// ntt_16point
module ntt_16point(
    input wire clk,
    input wire rst,
    input wire start,
    input wire [111:0] data_in,
    output reg done,
    output reg [6:0] result_0,
    output reg [6:0] result_1,
    output reg [6:0] result_2,
    output reg [6:0] result_3,
    output reg [6:0] result_4,
    output reg [6:0] result_5,
    output reg [6:0] result_6,
    output reg [6:0] result_7,
    output reg [6:0] result_8,
    output reg [6:0] result_9,
    output reg [6:0] result_10,
    output reg [6:0] result_11,
    output reg [6:0] result_12,
    output reg [6:0] result_13,
    output reg [6:0] result_14,
    output reg [6:0] result_15
);
For scale: ~240 flip-flops.
export LEC_CHECK = 0
export CAP_MARGIN = 20
export CORE_MARGIN = 2
export CORE_UTILIZATION = 40
export SLEW_MARGIN = 20
create_clock -name core_clock -period 16.0 [get_ports {clk}]
run.sh (not shown) runs the stock make flow with config.mk's settings and CLKGATE_MAP_FILE=.
Then changed:
- CORE_UTILIZATION: 40 -> 72
- CTS_CLUSTER_DIAMETER: default -> 354
- CTS_CLUSTER_SIZE: default -> 94
- PLACE_DENSITY: default -> 0.38
- TNS_END_PERCENT: default -> 10
- clock period: 16.0 -> 8.16 ns (I/O delays scaled with it)
After rerunning:
- The changed run stopped in 3_5_place_dp
- synthesized area does not change
- die area came out lower by 44%
- synthesized cell count stays the same


The RTL this note starts from:
==> flow/design.v <==
module ntt_16point(
    input wire clk,
    input wire rst,
    input wire start,
    input wire [111:0] data_in,
    output reg done,
    output reg [6:0] result_0,
    output reg [6:0] result_1,
    output reg [6:0] result_2,
    output reg [6:0] result_3,
    output reg [6:0] result_4,
    output reg [6:0] result_5,
    output reg [6:0] result_6,
    output reg [6:0] result_7,
    output reg [6:0] result_8,
    output reg [6:0] result_9,
    output reg [6:0] result_10,
    output reg [6:0] result_11,
    output reg [6:0] result_12,
    output reg [6:0] result_13,
    output reg [6:0] result_14,
    output reg [6:0] result_15
);
    localparam Q = 97;
    wire [6:0] omega [0:15];
    wire [6:0] input_data [0:15];
    reg [6:0] data [0:15];
    reg [3:0] stage;
    reg [4:0] i;
    reg computing;
    reg [3:0] m, k, j;
    reg [6:0] t, u, tw;
    reg [4:0] twiddle_idx;
    assign omega[0] = 1;
    assign omega[1] = 27;
    assign omega[2] = 50;
    assign omega[3] = 41;
    assign omega[4] = 96;
    assign omega[5] = 70;
    assign omega[6] = 47;
    assign omega[7] = 56;
    assign omega[8] = 1;
    assign omega[9] = 27;
    assign omega[10] = 50;
    assign omega[11] = 41;
    assign omega[12] = 96;
    assign omega[13] = 70;
    assign omega[14] = 47;
    assign omega[15] = 56;
    genvar gk;
    generate
        for (gk = 0; gk < 16; gk = gk + 1) begin : g_in
            assign input_data[gk] = data_in[7*gk +: 7];
        end
    endgenerate
    function [6:0] mod_mult;
        input [6:0] a;
        input [6:0] b;
        reg [13:0] temp;
        begin
            temp = a * b;
            mod_mult = temp % Q;
        end
    endfunction
    function [6:0] mod_add;
        input [6:0] a;
        input [6:0] b;
        reg [7:0] temp;
        begin
            temp = a + b;
            if (temp >= Q)
                mod_add = temp - Q;
            else
                mod_add = temp[6:0];
        end
    endfunction
    function [6:0] mod_sub;
        input [6:0] a;
        input [6:0] b;
        reg signed [7:0] temp;
        begin
            temp = a - b;
            if (temp < 0)
                mod_sub = temp + Q;
            else
                mod_sub = temp[6:0];
        end
    endfunction
    function [3:0] bit_reverse;
        input [3:0] idx;
        begin
            bit_reverse = {idx[0], idx[1], idx[2], idx[3]};
        end
    endfunction
    always @(posedge clk) begin
        if (rst) begin
            done <= 0;
            computing <= 0;
            stage <= 0;
            i <= 0;
        end else begin
            if (start && !computing) begin
                data[0] <= input_data[bit_reverse(0)];
                data[1] <= input_data[bit_reverse(1)];
                data[2] <= input_data[bit_reverse(2)];
                data[3] <= input_data[bit_reverse(3)];
                data[4] <= input_data[bit_reverse(4)];
                data[5] <= input_data[bit_reverse(5)];
                data[6] <= input_data[bit_reverse(6)];
                data[7] <= input_data[bit_reverse(7)];
                data[8] <= input_data[bit_reverse(8)];
                data[9] <= input_data[bit_reverse(9)];
                data[10] <= input_data[bit_reverse(10)];
                data[11] <= input_data[bit_reverse(11)];
                data[12] <= input_data[bit_reverse(12)];
                data[13] <= input_data[bit_reverse(13)];
                data[14] <= input_data[bit_reverse(14)];
                data[15] <= input_data[bit_reverse(15)];
                computing <= 1;
                done <= 0;
                stage <= 0;
                i <= 0;
            end else if (computing) begin
                if (stage < 4) begin
                    if (i < 16) begin
                        m = 1 << stage;   
                        k = i >> (stage + 1);   
                        j = i & ((1 << (stage + 1)) - 1);   
                        if (j < m) begin
                            twiddle_idx = (j << (4 - stage - 1)) & 15;
                            tw = omega[twiddle_idx];
                            t = mod_mult(tw, data[i + m]);
                            u = data[i];
                            data[i] <= mod_add(u, t);
                            data[i + m] <= mod_sub(u, t);
                        end
                        i <= i + 1;
                    end else begin
                        i <= 0;
                        stage <= stage + 1;
                    end
                end else begin
                    result_0 <= data[0];
                    result_1 <= data[1];
                    result_2 <= data[2];
                    result_3 <= data[3];
                    result_4 <= data[4];
                    result_5 <= data[5];
                    result_6 <= data[6];
                    result_7 <= data[7];
                    result_8 <= data[8];
                    result_9 <= data[9];
                    result_10 <= data[10];
                    result_11 <= data[11];
                    result_12 <= data[12];
                    result_13 <= data[13];
                    result_14 <= data[14];
                    result_15 <= data[15];
                    done <= 1;
                    computing <= 0;
                end
            end
        end
    end
endmodule
Settings: LEC_CHECK=0, CAP_MARGIN=20, CORE_MARGIN=2, CORE_UTILIZATION=65, CTS_CLUSTER_DIAMETER=81, CTS_CLUSTER_SIZE=53, SLEW_MARGIN=20; clock period 3.95 ns.
The baseline died in clock tree synthesis (4_1_cts).
Then changed:
- CORE_UTILIZATION: 65 -> 60
- CTS_CLUSTER_DIAMETER: 81 -> unset
- CTS_CLUSTER_SIZE: 53 -> unset
- PLACE_DENSITY: unset -> 0.37
- clock period: 3.95 -> 17.9 ns (I/O delays scaled with it)
=> The changed run finished clean. Die area came out higher by 8.1%. Synthesized area does not change. Synthesized cell count stays the same.


job 480:
RTL: the design.v shown in full above, as it stands there.
Settings: LEC_CHECK=0, ABC_AREA=0, CAP_MARGIN=20, CELL_PAD_IN_SITES_DETAIL_PLACEMENT=1, CORE_ASPECT_RATIO=0.78, CORE_MARGIN=2, CORE_UTILIZATION=29, CTS_CLUSTER_SIZE=35, GPL_ROUTABILITY_DRIVEN=1, HOLD_SLACK_MARGIN=0.08, PLACE_DENSITY_LB_ADDON=0.07, SETUP_SLACK_MARGIN=4.63, SLEW_MARGIN=0, TNS_END_PERCENT=5; clock period 22.4 ns.
Input-level comparison between job 7819 and job 480:
Settings: changing CORE_UTILIZATION from 29 to 58; removing CTS_CLUSTER_SIZE (formerly 35); removing CORE_ASPECT_RATIO (formerly 0.78); changing SETUP_SLACK_MARGIN from 4.63 to 2.37; removing GPL_ROUTABILITY_DRIVEN (formerly 1); removing ABC_AREA (formerly 0); changing SLEW_MARGIN from 0 to 20; removing TNS_END_PERCENT (formerly 5); removing PLACE_DENSITY_LB_ADDON (formerly 0.07); removing CELL_PAD_IN_SITES_DETAIL_PLACEMENT (formerly 1); removing HOLD_SLACK_MARGIN (formerly 0.08); changing the clock period (ns, I/O delays scaled along) from 22.4 to 16.0.
Findings:
- Measured against job 480, the tally of filler cells in the layout of job 7819 comes out at 0.27 times the reference value.
- Job 7819 vs job 480: area of all placed cells without fillers up by a few percent
- Re smallest setup slack after layout: job 7819 and job 480 aren't equal, and the higher value belongs to job 480.
- Compared to job 480, job 7819 reaches a higher achievable clock.
- The estimated power of job 7819 ends up higher than the estimate for job 480.
- Taking job 480 as the reference, in job 7819 power attributed to combinational cells went up by about 110%; routability-driven placement congestion ratio +0.11; first-pass GRT wire length shrank by about 9%; first-pass iteration count of the detailed router shows an increase of 3.
- Between job 7819 and job 480, the wire length is lower for job 7819.
- Leakage power up 7.7% in job 7819 wrt job 480
> inputs changed (job 7819 -> job 1256)
Settings: an added CTS_CLUSTER_SIZE of 53; a deleted SETUP_SLACK_MARGIN that had been 2.37; a change of CORE_UTILIZATION from 58 to 59; an added TNS_END_PERCENT of 80; an added CTS_CLUSTER_DIAMETER of 247; a change of the clock period (ns, I/O delays scaled along) from 16.0 to 3.95.
- Job 1256 never completed, since it errored out during global routing.
- Post-cts hold buffer count came out exactly the same in job 1256 and job 7819.
- Job 1256: CTS buffer count lower than job 7819
- | die width | lower: job 1256 |
- Between job 1256 and job 7819, count of cells resized by post-cts repair is lower for job 7819, job 1256 comes in above that.


Starts from the design.v that is shown in full above.
clock: 12.8 ns
lec_check: 0
abc_area: 1
cap_margin: 20
core_margin: 2
core_utilization: 66
cts_cluster_diameter: 216
cts_cluster_size: 95
place_density: 0.37
slew_margin: 20
tns_end_percent: 5
The baseline ended with an error in global routing.
==> next run, changes <==
==> flow/config.mk (replaced) <==
export PLATFORM = sky130hd
export DESIGN_NAME = ntt_16point
export DESIGN_NICKNAME = ntt_16point
export VERILOG_FILES = /design/flow/design.v
export SDC_FILE = /design/flow/constraint.sdc
export NUM_CORES = 4
export LEC_CHECK = 0
export CAP_MARGIN = 20
export CORE_MARGIN = 2
export CORE_UTILIZATION = 56
export SLEW_MARGIN = 20
==> flow/constraint.sdc (replaced) <==
create_clock -name core_clock -period 8.72 [get_ports {clk}]
set_input_delay 1.7440 -clock core_clock [delete_from_list [all_inputs] [get_ports {clk}]]
set_output_delay 1.7440 -clock core_clock [all_outputs]
set_load 0.01 [all_outputs]
What happened:
- Now the flow ran to the end with violations: max-capacitance violations, max-slew violations, negative setup slack
- die size increases by 16%
- synthesized area drops by 0.89%
- synthesized cell count went down by 21%
==> next run, changes <==
--- a/flow/config.mk
+++ b/flow/config.mk
@@ -9,3 +9,8 @@
 export CORE_MARGIN = 2
-export CORE_UTILIZATION = 56
+export CORE_UTILIZATION = 69
+export CTS_CLUSTER_DIAMETER = 354
+export CTS_CLUSTER_SIZE = 94
+export PLACE_DENSITY = 0.38
+export SETUP_SLACK_MARGIN = 1.87
 export SLEW_MARGIN = 20
+export TNS_END_PERCENT = 10
==> flow/constraint.sdc (replaced) <==
create_clock -name core_clock -period 8.16 [get_ports {clk}]
set_input_delay 1.6320 -clock core_clock [delete_from_list [all_inputs] [get_ports {clk}]]
set_output_delay 1.6320 -clock core_clock [all_outputs]
set_load 0.01 [all_outputs]
Effect:
- This time the run aborted during clock tree synthesis, error DPL-0038
- die area came out lower by 18%
- synthesized area stays the same
- synthesized cell count stays the same
==> next run, changes <==
==> flow/config.mk (replaced) <==
export PLATFORM = sky130hd
export DESIGN_NAME = ntt_16point
export DESIGN_NICKNAME = ntt_16point
export VERILOG_FILES = /design/flow/design.v
export SDC_FILE = /design/flow/constraint.sdc
export NUM_CORES = 4
export LEC_CHECK = 0
export ABC_AREA = 1
export CAP_MARGIN = 20
export CORE_MARGIN = 2
export CORE_UTILIZATION = 72
export CTS_CLUSTER_DIAMETER = 400
export CTS_CLUSTER_SIZE = 95
export PLACE_DENSITY = 0.37
export SLEW_MARGIN = 20
==> flow/constraint.sdc (replaced) <==
create_clock -name core_clock -period 12.8 [get_ports {clk}]
set_input_delay 2.5600 -clock core_clock [delete_from_list [all_inputs] [get_ports {clk}]]
set_output_delay 2.5600 -clock core_clock [all_outputs]
set_load 0.01 [all_outputs]
Result:
- The changed run never finished: it broke off in clock tree synthesis, error DPL-0038
- area after synthesis came out higher by 0.89%
- synthesized cell count rises by 26%
- die area is lower by 3.2%
==> next run, changes <==
==> flow/config.mk (replaced) <==
export PLATFORM = sky130hd
export DESIGN_NAME = ntt_16point
export DESIGN_NICKNAME = ntt_16point
export VERILOG_FILES = /design/flow/design.v
export SDC_FILE = /design/flow/constraint.sdc
export NUM_CORES = 4
export LEC_CHECK = 0
export CAP_MARGIN = 25
export CORE_MARGIN = 2
export CORE_UTILIZATION = 40
export CTS_CLUSTER_SIZE = 15
export HOLD_SLACK_MARGIN = -0.03
export SLEW_MARGIN = 20
==> flow/constraint.sdc (replaced) <==
create_clock -name core_clock -period 16.0 [get_ports {clk}]
set_input_delay 3.2000 -clock core_clock [delete_from_list [all_inputs] [get_ports {clk}]]
set_output_delay 3.2000 -clock core_clock [all_outputs]
set_load 0.01 [all_outputs]
This time the run produced a clean layout.
Area after synthesis falls by 0.89%.
Die size rises by about 80%.
Synthesized cell count falls by 21%.
==> next run, changes <==
--- a/flow/config.mk
+++ b/flow/config.mk
@@ -7,7 +7,12 @@
 export LEC_CHECK = 0
-export CAP_MARGIN = 25
+export ABC_AREA = 1
+export CAP_MARGIN = 20
+export CORE_ASPECT_RATIO = 0.5
 export CORE_MARGIN = 2
-export CORE_UTILIZATION = 40
-export CTS_CLUSTER_SIZE = 15
-export HOLD_SLACK_MARGIN = -0.03
+export CORE_UTILIZATION = 72
+export CTS_CLUSTER_DIAMETER = 354
+export CTS_CLUSTER_SIZE = 94
+export PLACE_DENSITY = 0.38
+export SETUP_SLACK_MARGIN = 1.87
 export SLEW_MARGIN = 20
+export TNS_END_PERCENT = 10
==> flow/constraint.sdc (replaced) <==
create_clock -name core_clock -period 8.16 [get_ports {clk}]
set_input_delay 1.6320 -clock core_clock [delete_from_list [all_inputs] [get_ports {clk}]]
set_output_delay 1.6320 -clock core_clock [all_outputs]
set_load 0.01 [all_outputs]
=> With this change the flow died in detailed placement; die size fell by 43%; synthesized area rose by 0.89%; synthesized cell count increases by 26%.
Power and IR drop assume default switching activity.
